==> trial 4 <==
Design usb_top_level, start of the top module:
module usb_top_level(
    input logic clk,
    input logic n_rst,
    input logic hsel,
    input logic [3:0] haddr,
    input logic [1:0] htrans,
    input logic  [1:0] hsize,
    input logic hwrite,
    input logic [31:0] hwdata,
    output logic [31:0] hrdata,
    output logic hresp,
    output logic hready,
    output logic d_mode,
    input logic d_plus_in,
    input logic d_minus_in,
    output logic d_plus_out,
    output logic d_minus_out,
    output logic [6:0] buffer_occupancy,
    output logic get_rx_data,
    output logic [3:0] tx_packet,
    output logic tx_transfer_active
);
clock: 10.0 ns
lec_check: 0
cap_margin: 20
core_margin: 5
core_utilization: 40
cts_cluster_size: 86
slew_margin: 20
run.sh (not shown) runs the stock make flow with config.mk's settings and CLKGATE_MAP_FILE=.
==> trial 86 (differences from trial 4) <==
--- a/flow/config.mk
+++ b/flow/config.mk
@@ -7,6 +7,5 @@
 export LEC_CHECK = 0
 export CAP_MARGIN = 20
-export CORE_MARGIN = 5
-export CORE_UTILIZATION = 40
-export CTS_CLUSTER_SIZE = 86
+export CORE_MARGIN = 2
+export CORE_UTILIZATION = 59
 export SLEW_MARGIN = 20
==> flow/constraint.sdc (replaced) <==
create_clock -name core_clock -period 3.91 [get_ports {clk}]
set_input_delay 0.7820 -clock core_clock [delete_from_list [all_inputs] [get_ports {clk}]]
set_output_delay 0.7820 -clock core_clock [all_outputs]
set_load 0.01 [all_outputs]
==> build 18 (differences from trial 4) <==
--- a/flow/config.mk
+++ b/flow/config.mk
@@ -7,6 +7,5 @@
 export LEC_CHECK = 0
 export CAP_MARGIN = 20
-export CORE_MARGIN = 5
-export CORE_UTILIZATION = 40
-export CTS_CLUSTER_SIZE = 86
+export CORE_MARGIN = 2
+export CORE_UTILIZATION = 44
 export SLEW_MARGIN = 20
==> flow/constraint.sdc (replaced) <==
create_clock -name core_clock -period 12.0 [get_ports {clk}]
set_input_delay 2.4000 -clock core_clock [delete_from_list [all_inputs] [get_ports {clk}]]
set_output_delay 2.4000 -clock core_clock [all_outputs]
set_load 0.01 [all_outputs]
==> comparison <==
In synthesized cell count, trial 4 and build 18 do not differ.
In sequential power, trial 86 is at 2.6 times the value of trial 4.
In build 18 the core utilization is lower than in trial 86, by 20 points.
Area after synthesis is the same in trial 4 and build 18.
Build 18 ran to the end with no violations. Trial 4 completed without violations. Trial 86 completed, yet does not pass: negative setup slack.
The lowest worst hold slack belongs to trial 86, the highest to build 18.
In flip-flop count, trial 4 and trial 86 do not differ.
==> figures <==
metric                                                                                           trial 4                                       trial 86                                       build 18
Diodes inserted                                                                                        1                                              2                                              3
Total net switching power                                                                        3.55 mW                                        9.31 mW                                        2.94 mW
P per Cell Area                                                                               220 nW/um2                                     556 nW/um2                                     184 nW/um2
Outcome                                                                         timing/DRC/antenna clean                       finished with violations                       timing/DRC/antenna clean
Layout check failures                                                                                  -                           negative setup slack                                              -
Pre-CTS setup slack                                                                              3.53 ns                                      -0.197 ns                                        4.93 ns
Total die area                                                                                108000 um2                                      71100 um2                                      95000 um2
Slew at the pin closest to its max-slew limit                                                    1.24 ns                                        1.25 ns                                        1.27 ns
Launching point of the worst reg2reg path                           BUFFER.get_ptr_controller.get_ptr[3]           BUFFER.get_ptr_controller.get_ptr[0]           BUFFER.get_ptr_controller.get_ptr[3]
Final layout net count                                                                              4652                                           4965                                           4661
Critical-path cell with the highest stage delay                                 sky130_fd_sc_hd__nor3b_1                       sky130_fd_sc_hd__nor3b_2                       sky130_fd_sc_hd__dfrtp_1
Logic depth of the worst register-to-register path                                                    10                                             15                                             10
Destination of the worst register-to-register timing path  TRANSMITTER.pts_sr_8_lsb.CORE.parallel_out[6]  TRANSMITTER.pts_sr_8_lsb.CORE.parallel_out[4]  TRANSMITTER.pts_sr_8_lsb.CORE.parallel_out[5]
Core area                                                                                     101000 um2                                      68500 um2                                      91700 um2
Hold Path Class                                                                             flop to flop                         input pin to async pin                                   flop to flop

---

==> inputs of run a <==
usb_top_level again, from the RTL that the note above started with.
clock: 4.02 ns
lec_check: 0
abc_area: 1
cap_margin: 20
core_aspect_ratio: 0.53
core_margin: 2
core_utilization: 29
gpl_timing_driven: 1
max_routing_layer: met4
min_routing_layer: met2
place_density_lb_addon: 0.17
slew_margin: 20
tns_end_percent: 70
==> inputs of run b, as changes to run a <==
Settings changed: ABC_AREA 1 to not set, CORE_ASPECT_RATIO 0.53 to not set, CORE_UTILIZATION 29 to 66, GPL_TIMING_DRIVEN 1 to not set, MIN_ROUTING_LAYER met2 to not set, PLACE_DENSITY_LB_ADDON 0.17 to not set, SETUP_SLACK_MARGIN set to 0.96, TNS_END_PERCENT 70 to not set.
==> flow/constraint.sdc (replaced) <==
create_clock -name core_clock -period 3.7 [get_ports {clk}]
set_input_delay 0.7400 -clock core_clock [delete_from_list [all_inputs] [get_ports {clk}]]
set_output_delay 0.7400 -clock core_clock [all_outputs]
set_load 0.01 [all_outputs]
==> results <==
Run b never finished: it broke off in global routing. Run a never finished: it broke off in global routing on GRT-0116. Against run a, the synthesized cell count of run b is lower by 16%. Die area: run a is higher than run b (about 130%). Between run a and run b, the lower synthesized area is in run b (gap 4.3%, measured against run b).
==> figures <==
Status: run b stopped before the end; run a stopped before the end
Failing step: run b global routing; run a global routing
Number of cell instances after yosys synthesis: run b 4650; run a 5540
Mapped cell area: run b 40700 um2; run a 42500 um2
Number of CTS-inserted buffers: run b 83; run a 89
Total instance count after detailed placement: run b 5579; run a 7728
XOR/XNOR share of the synthesized area: run b 0.00775; run a 0.00371
Width of the chip: run b 252 um; run a 530 um
Area inside the core boundary: run b 61400 um2; run a 146000 um2
Sequential element share of the synthesized area: run b 0.498; run a 0.478
Multiplexer area fraction after synthesis: run b 0.0395; run a 0.0206
# Post-CTS Setup Buffers: run b 131; run a 5
Die H: run b 252 um; run a 283 um
Syn avg cell area: run b 8.75 um2; run a 7.66 um2
Portion of synthesized cell area occupied by the leading cell type: run b 0.481; run a 0.461
Cell with the most instances after synthesis: run b sky130_fd_sc_hd__dfrtp_1; run a sky130_fd_sc_hd__nand2_1
Setup Slack @ Placement: run b -0.244 ns; run a 0.155 ns
HPWL after DPL: run b 115000 um; run a 170000 um
Last weighted congestion value of the routability-driven placer: run b 1.07; run a 1.12
Power figures rest on the tool's default switching activity, not on a simulated workload.
